Design fpu, start of the top module:
module fpu #(
    parameter DATA_WIDTH = 32,
    parameter INST_WIDTH = 1
)(
    input                   i_clk,
    input                   i_rst_n,
    input  [DATA_WIDTH-1:0] i_data_a,
    input  [DATA_WIDTH-1:0] i_data_b,
    input  [INST_WIDTH-1:0] i_inst,
    input                   i_valid,
    output [DATA_WIDTH-1:0] o_data,
    output                  o_valid
);
    reg [DATA_WIDTH-1:0] o_data_r, o_data_w; 
    reg                  o_valid_r, o_valid_w;
    wire [30:23]          i_expo_a, i_expo_b;
    wire [22:0]           i_frag_a, i_frag_b;
    reg [30:23]           i_expo_sub;
    reg [30:23]           o_expo;
    wire                  i_sign_a, i_sign_b;
    reg [46:0]            i_frag_aa, i_frag_bb;
    reg [23:0]            i_frag_a1, i_frag_b1;
    reg [46:0]            i_frag_af, i_frag_bf;
    reg [47:0]            i_frag_o, i_frag_ma, i_frag_mb;
    reg [22:0]            i_frag_oo;
    assign o_data = o_data_r;   
    assign o_valid = o_valid_r;
    assign i_expo_a = i_data_a[30:23];
    assign i_expo_b = i_data_b[30:23];
    assign i_frag_a = i_data_a[22:0];
    assign i_frag_b = i_data_b[22:0];
    assign i_sign_a = i_data_a[DATA_WIDTH-1];
    assign i_sign_b = i_data_b[DATA_WIDTH-1];
    always @(*) begin
        i_expo_sub = 8'd0;
        o_expo     = 8'd0;
        i_frag_aa  = 47'd0;
        i_frag_bb  = 47'd0;
        i_frag_a1  = 24'd0;
        i_frag_b1  = 24'd0;
        i_frag_af  = 47'd0;
        i_frag_bf  = 47'd0;
        i_frag_o   = 48'd0;
        i_frag_ma  = 48'd0;
        i_frag_mb  = 48'd0;
        i_frag_oo  = 23'd0;
  ...
Size in the first run: ~5500 cells after synthesis, roughly 33 flip-flops, ~100 I/O pins, about 41000 µm² of cells after synthesis.
make LEC_CHECK=0 CAP_MARGIN=20 CORE_MARGIN=2 CORE_UTILIZATION=50 SETUP_SLACK_MARGIN=2.23 SLEW_MARGIN=20 finish   # period 7.67 ns
run.sh (not shown) runs the stock make flow with config.mk's settings and CLKGATE_MAP_FILE=.
The baseline completed, yet does not pass: setup timing.
Next try:
Settings changed: CORE_UTILIZATION 50 to 59, SETUP_SLACK_MARGIN 2.23 to -1.15, TNS_END_PERCENT set to 5.
Clock period 7.67 ns to 14.0 ns, I/O delays scaled along.
What happened: The changed run finished with setup timing left; core utilization is lower by 10 points; routed wire length came out lower by 18%; hold slack improves by 1.3 ns; design area falls by 27%; setup slack gets better by 3.3 ns; flip-flop count stays the same; sequential share of layout area came out higher by 0.50 points; non-clock buffer count went down by 1707.
Next try:
Settings changed: CORE_UTILIZATION 59 to 40, SETUP_SLACK_MARGIN -1.15 to not set, TNS_END_PERCENT 5 to not set.
Clock period 14.0 ns to 13.8 ns, I/O delays scaled along.
With this change the flow passed the timing, DRC and antenna checks.
Clock-buffer cell count is unchanged.
Non-clock buffer count goes up by 619.
Setup slack improved by 0.41 ns.
Flip-flop count is unchanged.
Wire length is higher by 10%.
Final cell count rises by 16%.
Critical path depth fell by 1.
Synthesized cell count stays the same.
Next try:
Settings changed: CORE_UTILIZATION 40 to 65, CTS_CLUSTER_SIZE set to 59.
Clock period 13.8 ns to 13.0 ns, I/O delays scaled along.
This time the run produced a layout that fails on setup timing.
Synthesized cell count is unchanged.
Core utilization increases by 25 points.
Area after synthesis does not change.
Global-route usage increases by 16 points.
Worst hold slack degrades by 0.16 ns.

* * *

## job 9615
fpu again, from the RTL that the note above started with.
// fpu
module fpu #(
    parameter DATA_WIDTH = 32,
    parameter INST_WIDTH = 1
)(
    input                   i_clk,
    input                   i_rst_n,
    input  [DATA_WIDTH-1:0] i_data_a,
    input  [DATA_WIDTH-1:0] i_data_b,
    input  [INST_WIDTH-1:0] i_inst,
    input                   i_valid,
    output [DATA_WIDTH-1:0] o_data,
    output                  o_valid
);
make LEC_CHECK=0 CAP_MARGIN=20 CORE_MARGIN=2 CORE_UTILIZATION=71 CTS_CLUSTER_DIAMETER=375 CTS_CLUSTER_SIZE=24 SETUP_SLACK_MARGIN=-0.73 SLEW_MARGIN=20 finish   # period 7.84 ns
Status: job 9615 FAILED at detailed placement (tool error)
Relative to job 9615, the following input files were edited for job 5932:
Settings: CORE_UTILIZATION now 72, was 71; CTS_CLUSTER_DIAMETER no longer set, was 375; SETUP_SLACK_MARGIN no longer set, was -0.73; ABC_AREA now 1, previously not set; CTS_CLUSTER_SIZE now 100, was 24; the clock period (ns, I/O delays scaled along) now 17.3, was 7.84.
### Flow results
Job 5932 ran to completion and came out clean on the timing, DRC and antenna checks. Area of the synthesized netlist per yosys stat of job 5932 exceeds that of job 9615 by a few percent. Lower die extent in x goes to job 9615 over job 5932. Summary of job 5932 over job 9615: share of the yosys chip area belonging to registers has remained practically unchanged; adder-cell area share of the yosys netlist lost 1.1 points. Comparing job 9615 and job 5932, the higher die size is on job 5932.
Inputs modified between job 5932 and job 1861:
Settings: an added SETUP_SLACK_MARGIN of -0.78; a change of CORE_UTILIZATION from 72 to 58; a deleted ABC_AREA that had been 1; a deleted CTS_CLUSTER_SIZE that had been 100; a change of the clock period (ns, I/O delays scaled along) from 17.3 to 10.7.
==> comparison <==
In job 1861 the implementation ran to completion but is not tape-out ready, as the final checks report setup timing. Job 1861 ended with more total number of vias than job 5932. Job 1861 has less setup slack than job 5932. Against job 5932, area of the mapped netlist in job 1861 fell by a few percent. Number of instances in the synthesized netlist on job 1861 is down relative to job 5932. Of job 1861 and job 5932, job 5932 shows the higher simple-gate portion of the synthesized area, with job 1861 below it.
The inputs of job 4984 differ from those of job 1861 as listed below.
Settings: SETUP_SLACK_MARGIN removed (was -0.78); CORE_UTILIZATION changed from 58 to 72; CTS_CLUSTER_SIZE newly set to 33; the clock period (ns, I/O delays scaled along) changed from 10.7 to 10.8.
## What came out
Job 4984 terminated abnormally: detailed placement reported DPL-0033. Job 1861 completed end to end; final checks failed (setup timing). Part of the Yosys area used for sequential elements came out exactly the same in job 1861 and job 4984. Job 4984 vs. job 1861: starting density of the core went up; synthesized-area fraction occupied by and/or/nand/nor cells did not really move.

* * *

job 8708:
Starting RTL as in the previous note.
export LEC_CHECK = 0
export CAP_MARGIN = 20
export CORE_MARGIN = 2
export CORE_UTILIZATION = 72
export CTS_CLUSTER_DIAMETER = 375
export CTS_CLUSTER_SIZE = 34
export SETUP_SLACK_MARGIN = -0.73
export SLEW_MARGIN = 20
create_clock -name core_clock -period 7.67 [get_ports {i_clk}]
Job 8708 failed in clock tree synthesis with DPL-0038.
For job 8434, these inputs were changed with respect to job 8708:
- removing CTS_CLUSTER_DIAMETER (formerly 375)
- removing SETUP_SLACK_MARGIN (formerly -0.73)
- removing CTS_CLUSTER_SIZE (formerly 34)
- changing CORE_UTILIZATION from 72 to 40
- changing the clock period (ns, I/O delays scaled along) from 7.67 to 14.0
Notes after the runs:
Job 8434 reports a higher worst setup slack after placement than job 8708 does. Compared with job 8708, weighted congestion reported at the end of routability-driven placement in job 8434 decreased by more than 10%. Job 8434 against job 8708: top-level I/O count now sits at about the same level; chip area now sits higher; placeable core area now sits higher; standard cell area after detailed placement now sits lower. Die height: job 8434 higher than job 8708. Job 8434: all stages complete, timing, DRC and antenna checks passed. Comparing job 8434 against job 8708, there is no change at all in number of buffer cells added on primary ports. Starting utilization of the core area: job 8434 vs job 8708 down 33 points.
Modified inputs, job 5690 compared to job 8434
- putting TNS_END_PERCENT at 10 where nothing was set
- swapping 40 for 59 in CORE_UTILIZATION
- putting SETUP_SLACK_MARGIN at -0.28 where nothing was set
[summary]
- Summary of job 8434 and job 5690: one run falls short of a clean finish, namely job 5690.
- Arrival time at the worst endpoint, job 8434 and job 5690: lower on job 8434
- For the setup slack, job 5690 came in 0.52 ns lower than job 8434 did.
- [job 5690] met2 usage in global routing rose 17 points relative to job 8434
Input-level comparison between job 6490 and job 5690:
- CORE_UTILIZATION: 59 -> 11
- TNS_END_PERCENT: 10 -> unset
- SETUP_SLACK_MARGIN: -0.28 -> unset
- the clock period (ns, I/O delays scaled along): 14.0 -> 17.3
Notes after the runs:
Between job 6490 and job 5690, clock-pin slew on the worst setup and hold paths is higher for job 6490, job 5690 comes in under that.
Job 6490 reports its launching instance or port of the critical path as i_data_a[25] while job 5690 reports i_data_a[28].
Compared with job 5690, in job 6490 area growth from synthesis to layout higher, setup TNS after final layout higher, wire length of the first global-routing pass higher.
Per the final summary, job 6490 finished and its layout is clean on timing, DRC and antenna.

* * *

The RTL this note starts from:
==> flow/design.v <==
module fpu #(
    parameter DATA_WIDTH = 32,
    parameter INST_WIDTH = 1
)(
    input                   i_clk,
    input                   i_rst_n,
    input  [DATA_WIDTH-1:0] i_data_a,
    input  [DATA_WIDTH-1:0] i_data_b,
    input  [INST_WIDTH-1:0] i_inst,
    input                   i_valid,
    output [DATA_WIDTH-1:0] o_data,
    output                  o_valid
);
    reg [DATA_WIDTH-1:0] o_data_r, o_data_w; 
    reg                  o_valid_r, o_valid_w;
    wire [30:23]          i_expo_a, i_expo_b;
    wire [22:0]           i_frag_a, i_frag_b;
    reg [30:23]           i_expo_sub;
    reg [30:23]           o_expo;
    wire                  i_sign_a, i_sign_b;
    reg [46:0]            i_frag_aa, i_frag_bb;
    reg [23:0]            i_frag_a1, i_frag_b1;
    reg [46:0]            i_frag_af, i_frag_bf;
    reg [47:0]            i_frag_o, i_frag_ma, i_frag_mb;
    reg [22:0]            i_frag_oo;
    assign o_data = o_data_r;   
    assign o_valid = o_valid_r;
    assign i_expo_a = i_data_a[30:23];
    assign i_expo_b = i_data_b[30:23];
    assign i_frag_a = i_data_a[22:0];
    assign i_frag_b = i_data_b[22:0];
    assign i_sign_a = i_data_a[DATA_WIDTH-1];
    assign i_sign_b = i_data_b[DATA_WIDTH-1];
    always @(*) begin
        i_expo_sub = 8'd0;
        o_expo     = 8'd0;
        i_frag_aa  = 47'd0;
        i_frag_bb  = 47'd0;
        i_frag_a1  = 24'd0;
        i_frag_b1  = 24'd0;
        i_frag_af  = 47'd0;
        i_frag_bf  = 47'd0;
        i_frag_o   = 48'd0;
        i_frag_ma  = 48'd0;
        i_frag_mb  = 48'd0;
        i_frag_oo  = 23'd0;
        if (i_valid) begin     
            case (i_inst) 
                1'd0: begin   
                    i_frag_a1 = {1'b1, i_frag_a};
                    i_frag_b1 = {1'b1, i_frag_b};
                    if (i_expo_a > i_expo_b) begin 
                        i_expo_sub = i_expo_a - i_expo_b;
                        i_frag_bf = {i_frag_b1, 23'b0};
                        i_frag_bb = i_frag_bf >> i_expo_sub;
                        i_frag_aa = {i_frag_a1, 23'b0};
                        o_expo = i_expo_a;
                    end
                    else begin
                        i_expo_sub = i_expo_b - i_expo_a;
                        i_frag_af = {i_frag_a1, 23'b0};
                        i_frag_aa = i_frag_af >> i_expo_sub;
                        i_frag_bb = {i_frag_b1, 23'b0};
                        o_expo = i_expo_b;
                    end
                    if (i_sign_a ^ i_sign_b) begin                        
                        if (i_frag_aa > i_frag_bb) begin
                            i_frag_o = i_frag_aa - i_frag_bb;
                            o_data_w[DATA_WIDTH-1] = i_sign_a;
                        end
                        else begin
                            i_frag_o = i_frag_bb - i_frag_aa;
                            o_data_w[DATA_WIDTH-1] = i_sign_b;
                        end
                        if (i_frag_o[46] == 1) begin
                            if (i_frag_o[22] == 1)
                                o_data_w[22:0] = i_frag_o[45:23]+1;
                            else
                                o_data_w[22:0] = i_frag_o[45:23];
                            o_data_w[30:23] = o_expo;
                        end
                        else if (i_frag_o[45] == 1) begin
                            if (i_frag_o[21] == 1)
                                o_data_w[22:0] = i_frag_o[44:22]+1;
                            else
                                o_data_w[22:0] = i_frag_o[44:22];
                            o_data_w[30:23] = o_expo - 1;
                        end
                        else if (i_frag_o[44] == 1) begin
                            if (i_frag_o[20] == 1)
                                o_data_w[22:0] = i_frag_o[43:21]+1;
                            else
                                o_data_w[22:0] = i_frag_o[43:21];
                            o_data_w[30:23] = o_expo - 2;
                        end
                        else if (i_frag_o[43] == 1) begin
                            if (i_frag_o[19] == 1)
                                o_data_w[22:0] = i_frag_o[42:20]+1;
                            else
                                o_data_w[22:0] = i_frag_o[42:20];
                            o_data_w[30:23] = o_expo - 3;
                        end
                        else if (i_frag_o[42] == 1) begin
                            if (i_frag_o[18] == 1)
                                o_data_w[22:0] = i_frag_o[41:19]+1;
                            else
                                o_data_w[22:0] = i_frag_o[41:19];
                            o_data_w[30:23] = o_expo - 4;
                        end
                        else begin
                            o_data_w[22:0] = i_frag_o[39:17];
                            o_data_w[30:23] = o_expo;                               
                        end
                    end
                    else begin
                        i_frag_o = i_frag_aa + i_frag_bb;
                        if (i_frag_o[47] == 1) begin
                            if (i_frag_o[23] == 1)
                                o_data_w[22:0] = i_frag_o[46:24]+1;
                            else
                                o_data_w[22:0] = i_frag_o[46:24];
                            o_data_w[30:23] = o_expo + 1;
                        end
                        else if (i_frag_o[46] == 1) begin
                            if (i_frag_o[22] == 1)
                                o_data_w[22:0] = i_frag_o[45:23] + 1;
                            else
                                o_data_w[22:0] = i_frag_o[45:23];
                            o_data_w[30:23] = o_expo;
                        end
                        else begin
                            o_data_w[22:0] = i_frag_o[44:12];
                            o_data_w[30:23] = o_expo - 1;
                        end
                        o_data_w[DATA_WIDTH-1] = i_sign_a;
                    end
                    o_valid_w = 1;                    
                end
                1'd1: begin
                    o_expo = i_expo_a + i_expo_b - 127;
                    o_data_w[DATA_WIDTH-1] = i_sign_a ^ i_sign_b;
                    i_frag_ma[47:24] = 24'd0;
                    i_frag_ma[23] = 1;
                    i_frag_ma[22:0] = i_frag_a;
                    i_frag_mb[47:24] = 24'd0;
                    i_frag_mb[23] = 1;
                    i_frag_mb[22:0] = i_frag_b;
                    i_frag_o = i_frag_ma * i_frag_mb;
                    if (i_frag_o[22] && i_frag_o[21]) begin
                        i_frag_o[47:23] = i_frag_o[47:23] + 1;
                    end
                    else if (i_frag_o[22] && ~i_frag_o[21]) begin 
                        i_frag_o[20] = |i_frag_o[20:0]? 1 : 0;  
                        if (i_frag_o[20] == 1)
                            i_frag_o[47:23] = i_frag_o[47:23] + 1;
                        else if (i_frag_o[23] == 1)
                            i_frag_o[47:23] = i_frag_o[47:23] + 1;
                    end
                    if (i_frag_o[47] || ~i_frag_o[46]) begin
                        if (i_frag_o[47]) begin
                            i_frag_o = i_frag_o >> 1;
                            o_expo = o_expo + 1;   
                        end  
                        if (i_frag_o[22] && i_frag_o[21]) begin
                            i_frag_o[47:23] = i_frag_o[47:23] + 1;
                        end
                        else if (i_frag_o[22] && ~i_frag_o[21]) begin 
                            i_frag_o[20] = |i_frag_o[20:0]? 1 : 0;  
                            if (i_frag_o[20] == 1)
                                i_frag_o[47:23] = i_frag_o[47:23] + 1;
                            else if (i_frag_o[23] == 1)
                                i_frag_o[47:23] = i_frag_o[47:23] + 1;
                        end
                    end
                    o_data_w[22:0] = i_frag_o[45:23];
                    o_data_w[30:23] = o_expo;
                    o_valid_w = 1;    
                end
                default: begin
                    o_data_w     = 0;
                    o_valid_w    = 1;  
                end  
            endcase
        end else begin
            o_data_w     = 0; 
            o_valid_w    = 0;  
        end
    end
    always @(posedge i_clk or negedge i_rst_n) begin
        if(~i_rst_n) begin    
            o_data_r <= 0;
            o_valid_r <= 0;
        end else begin
            o_data_r <= o_data_w;
            o_valid_r <= o_valid_w;
        end
    end
endmodule
make LEC_CHECK=0 CAP_MARGIN=20 CORE_MARGIN=10 CORE_UTILIZATION=66 CTS_CLUSTER_DIAMETER=272 CTS_CLUSTER_SIZE=96 HOLD_SLACK_MARGIN=0.06 MAX_ROUTING_LAYER=met4 MIN_ROUTING_LAYER=met1 PLACE_DENSITY=0.42 SETUP_SLACK_MARGIN=-1.51 SLEW_MARGIN=25 TNS_END_PERCENT=5 finish   # period 21.5 ns
The starting point went through all stages and came out clean.
Next try:
Settings changed: CORE_MARGIN 10 to 2, CORE_UTILIZATION 66 to 65, CTS_CLUSTER_DIAMETER 272 to default, CTS_CLUSTER_SIZE 96 to 59, HOLD_SLACK_MARGIN 0.06 to default, MIN_ROUTING_LAYER met1 to default, PLACE_DENSITY 0.42 to default, SETUP_SLACK_MARGIN -1.51 to default, SLEW_MARGIN 25 to 20.
Clock period 21.5 ns to 10.8 ns, I/O delays scaled along.
Result: This time the run stopped in global routing, error ODB-0269; area after synthesis stays the same; die size is lower by roughly a tenth; synthesized cell count does not change.
